## yarrow
==> flow/design.v (excerpt) <==
module day3_part2_top( clk, rst, rom_addr, rom_data, sum, done );
Size in the first run: about 1500 cells after synthesis, roughly 57 I/O pins, roughly 0.013 mm^2 of cells after synthesis.
clock: 1.83 ns
lec_check: 0
abc_area: 0
cap_margin: 20
core_margin: 2
core_utilization: 70
cts_cluster_diameter: 201
cts_cluster_size: 15
hold_slack_margin: -0.09
place_density_lb_addon: 0.28
slew_margin: 20
run.sh (not shown) runs the stock make flow with config.mk's settings and CLKGATE_MAP_FILE=.
yarrow did not make it past clock tree synthesis (4_1_cts), where a tool error ended it.
diff inputs: yarrow => ember
Settings: HOLD_SLACK_MARGIN no longer set, was -0.09; CORE_UTILIZATION now 46, was 70; CORE_ASPECT_RATIO now 0.74, previously not set; MIN_ROUTING_LAYER now met2, previously not set; CTS_CLUSTER_DIAMETER no longer set, was 201; PLACE_DENSITY_LB_ADDON no longer set, was 0.28; CAP_MARGIN now 0, was 20; CORE_MARGIN now 9, was 2; CTS_CLUSTER_SIZE no longer set, was 15; the clock period (ns, I/O delays scaled along) now 4.0, was 1.83.
[summary]
ember closes out successfully: all stages finished, all timing, DRC and antenna checks passed.
Detailed-placement wirelength estimate in ember is 3.4 mm lower than in yarrow
Re instance area at placement: yarrow and ember aren't equal, and the higher value belongs to yarrow.
ember does worse than yarrow on core outline area.
yarrow has a higher floorplan utilization than ember.
Portion of netlist area occupied by mux cells: ember vs yarrow identical
[compare] base=yarrow new=ember: chip footprint +77%, global placer's final weighted congestion shows a reduction of 5.0%.
Floorplan row count, yarrow and ember: higher on ember
ember gives more die extent in y than yarrow did.
The post-synth area from yosys stat was comparable across yarrow and ember.
Here is what was changed in the inputs of onyx compared with ember.
Settings: CAP_MARGIN changed from 0 to 20; CTS_CLUSTER_SIZE newly set to 36; CORE_UTILIZATION changed from 46 to 70; MIN_ROUTING_LAYER removed (was met2); CORE_MARGIN changed from 9 to 2; CTS_CLUSTER_DIAMETER newly set to 203; CORE_ASPECT_RATIO removed (was 0.74); the clock period (ns, I/O delays scaled along) changed from 4.0 to 1.87.
Diff onyx..ember | count of library flops with an enable pin | unchanged
As far as post-synthesis chip area from yosys goes, onyx and ember are indistinguishable; the numbers are identical.
In the floorplan summary, onyx is listed with a die area less than that of ember.
Compared with ember, core area in onyx decreased by more than a quarter.
onyx never completed, since it errored out during clock tree synthesis (4_1_cts).
Diff ember -> onyx: total placed instance area now sits higher; placement-stage worst setup slack now sits lower.
For multiplexer share of the synthesized area, ember and onyx come out practically identical.
Global placer's final weighted congestion: onyx lower than ember
ember -> onyx: count of standard-cell rows decreased by a few percent
Of onyx and ember, ember shows the higher x dimension of the die, with onyx below it.
Summary: total half-perimeter wirelength after legalization and detailed placement, onyx worse than ember

Starting RTL as in the previous note.
Settings: LEC_CHECK=0, CAP_MARGIN=20, CORE_MARGIN=2, CORE_UTILIZATION=40, SLEW_MARGIN=20; clock period 4.0 ns.
Then changed:
Settings changed: ABC_AREA set to 0, CORE_UTILIZATION 40 to 71, CTS_CLUSTER_DIAMETER set to 205, CTS_CLUSTER_SIZE set to 15, PLACE_DENSITY_LB_ADDON set to 0.28.
Clock period 4.0 ns to 1.83 ns, I/O delays scaled along.
Result: Now the flow ended with an error in clock tree synthesis. Die area drops by 43%. Area after synthesis is unchanged. Synthesized cell count does not change.
Then changed:
Settings changed: CELL_PAD_IN_SITES_GLOBAL_PLACEMENT set to 0, CTS_CLUSTER_DIAMETER 205 to 204, CTS_CLUSTER_SIZE 15 to 58, GPL_ROUTABILITY_DRIVEN set to 1, GPL_TIMING_DRIVEN set to 1, MIN_ROUTING_LAYER set to met1, PLACE_DENSITY_LB_ADDON 0.28 to 0.29, SLEW_MARGIN 20 to 40, TNS_END_PERCENT set to 65.
Result:
- Now the flow stopped in global routing on DPL-0038
- synthesized area is unchanged
- synthesized cell count stays the same
- die area is unchanged
Then changed:
Settings changed: ABC_AREA 0 to not set, CAP_MARGIN 20 to 35, CELL_PAD_IN_SITES_GLOBAL_PLACEMENT 0 to not set, CORE_MARGIN 2 to 9, CORE_UTILIZATION 71 to 40, CTS_CLUSTER_DIAMETER 204 to not set, CTS_CLUSTER_SIZE 58 to not set, GPL_ROUTABILITY_DRIVEN 1 to not set, GPL_TIMING_DRIVEN 1 to not set, MIN_ROUTING_LAYER met1 to not set, PLACE_DENSITY_LB_ADDON 0.29 to not set, SLEW_MARGIN 40 to 20, TNS_END_PERCENT 65 to not set.
Clock period 1.83 ns to 4.0 ns, I/O delays scaled along.
After rerunning: The changed run went through all stages and came out clean; die size rises by 100%; area after synthesis stays the same; synthesized cell count does not change.

== try-quartz ==
day3_part2_top again, from the RTL that the note above started with.
clock: 3.29 ns
lec_check: 0
cap_margin: 20
core_margin: 2
core_utilization: 40
slew_margin: 20
### try-quartz -> try-onyx
Settings: CORE_UTILIZATION: 40 -> 72; ABC_AREA: unset -> 0; CORE_ASPECT_RATIO: unset -> 0.69; PLACE_DENSITY: unset -> 0.41; CTS_CLUSTER_DIAMETER: unset -> 371; CTS_CLUSTER_SIZE: unset -> 97; the clock period (ns, I/O delays scaled along): 3.29 -> 1.83.
--- outcome ---
try-onyx did not finish; a tool error ended it in 4_1_cts.
| initial core utilization | lower: try-quartz |
The placed cell area of try-onyx is higher than that of try-quartz.
The lower area of the die came out of try-onyx.
From try-quartz to try-onyx the numbers moved as follows: routability-driven placement congestion ratio increased by 15% relative to the old numbers; count of input and output buffers closely matched the old numbers; half-perimeter wire length after detailed placement increased by 30% relative to the old numbers; standard cell core area decreased by about 45% relative to the old numbers.
The placed cell count reported for try-onyx is greater than that of try-quartz by 49.
Between try-quartz and try-onyx, the gate count of the mapped netlist figures differ only marginally.
NOTE width of the die try-quartz->try-onyx decreased by more than 10%
## Diff of input files: try-xenon against try-onyx
Settings: CORE_UTILIZATION changed from 72 to 64; CORE_ASPECT_RATIO removed (was 0.69); PLACE_DENSITY removed (was 0.41); ABC_AREA removed (was 0); CTS_CLUSTER_DIAMETER removed (was 371); CTS_CLUSTER_SIZE removed (was 97); the clock period (ns, I/O delays scaled along) changed from 1.83 to 2.7.
[summary]
Diff try-xenon..try-onyx | async set or reset register ratio after synthesis | unchanged
As far as area of the mapped netlist goes, try-onyx and try-xenon are indistinguishable; the numbers are identical.
Relative to try-onyx, placer congestion estimate decreased by 5.4% in try-xenon.
Summary of try-xenon over try-onyx: core outline area has increased; die height has increased; total die area has increased.
try-xenon: full flow OK, the timing, DRC and antenna checks passed
As far as area fraction in full adders, half adders and majority gates goes, try-xenon and try-onyx are indistinguishable; the numbers are identical.
Going from try-onyx to try-xenon, placed instance area shrank by more than 10%.
NOTE number of core rows try-onyx->try-xenon increased by more than a quarter
What try-xenon reported for die extent in x has to be multiplied by 1.13 to get the figure for try-onyx.
Input-level comparison between try-harbor and try-xenon:
Settings: swapping 64 for 30 in CORE_UTILIZATION; swapping 2.7 for 3.29 in the clock period (ns, I/O delays scaled along).
--- outcome ---
- try-harbor went all the way through the flow, and no timing, DRC or antenna check failed.
- Of try-xenon and try-harbor, try-xenon shows the lower share of power burned in the clock network, with try-harbor above it.
- try-harbor: count of plain and timing-repair buffers lower than try-xenon
- Higher met2 usage goes to try-xenon over try-harbor.
- Looking at slowest cell on the critical path, the sky130_fd_sc_hd__fa_1 result is from try-xenon; the sky130_fd_sc_hd__or4_1 one comes from try-harbor.
Relative to try-harbor, the following input files were edited for try-amber:
Settings: setting CTS_CLUSTER_DIAMETER to 205 for the first time; changing CORE_UTILIZATION from 30 to 71; setting ABC_AREA to 0 for the first time; setting PLACE_DENSITY to 0.74 for the first time; setting CTS_CLUSTER_SIZE to 15 for the first time; changing the clock period (ns, I/O delays scaled along) from 3.29 to 1.83.
--- outcome ---
- In the floorplan summary, try-amber is listed with a die area less than that of try-harbor.
- Fraction of the mapped netlist area in simple logic gates: try-amber vs try-harbor — no meaningful difference
- Going from try-harbor to try-amber, post-placement setup slack shrank by 1080 ps, HPWL reported at the end of detailed placement climbed 2.6 mm.
- try-amber terminated abnormally: 4_1_cts reported DPL-0038.
Power and IR drop assume default switching activity.
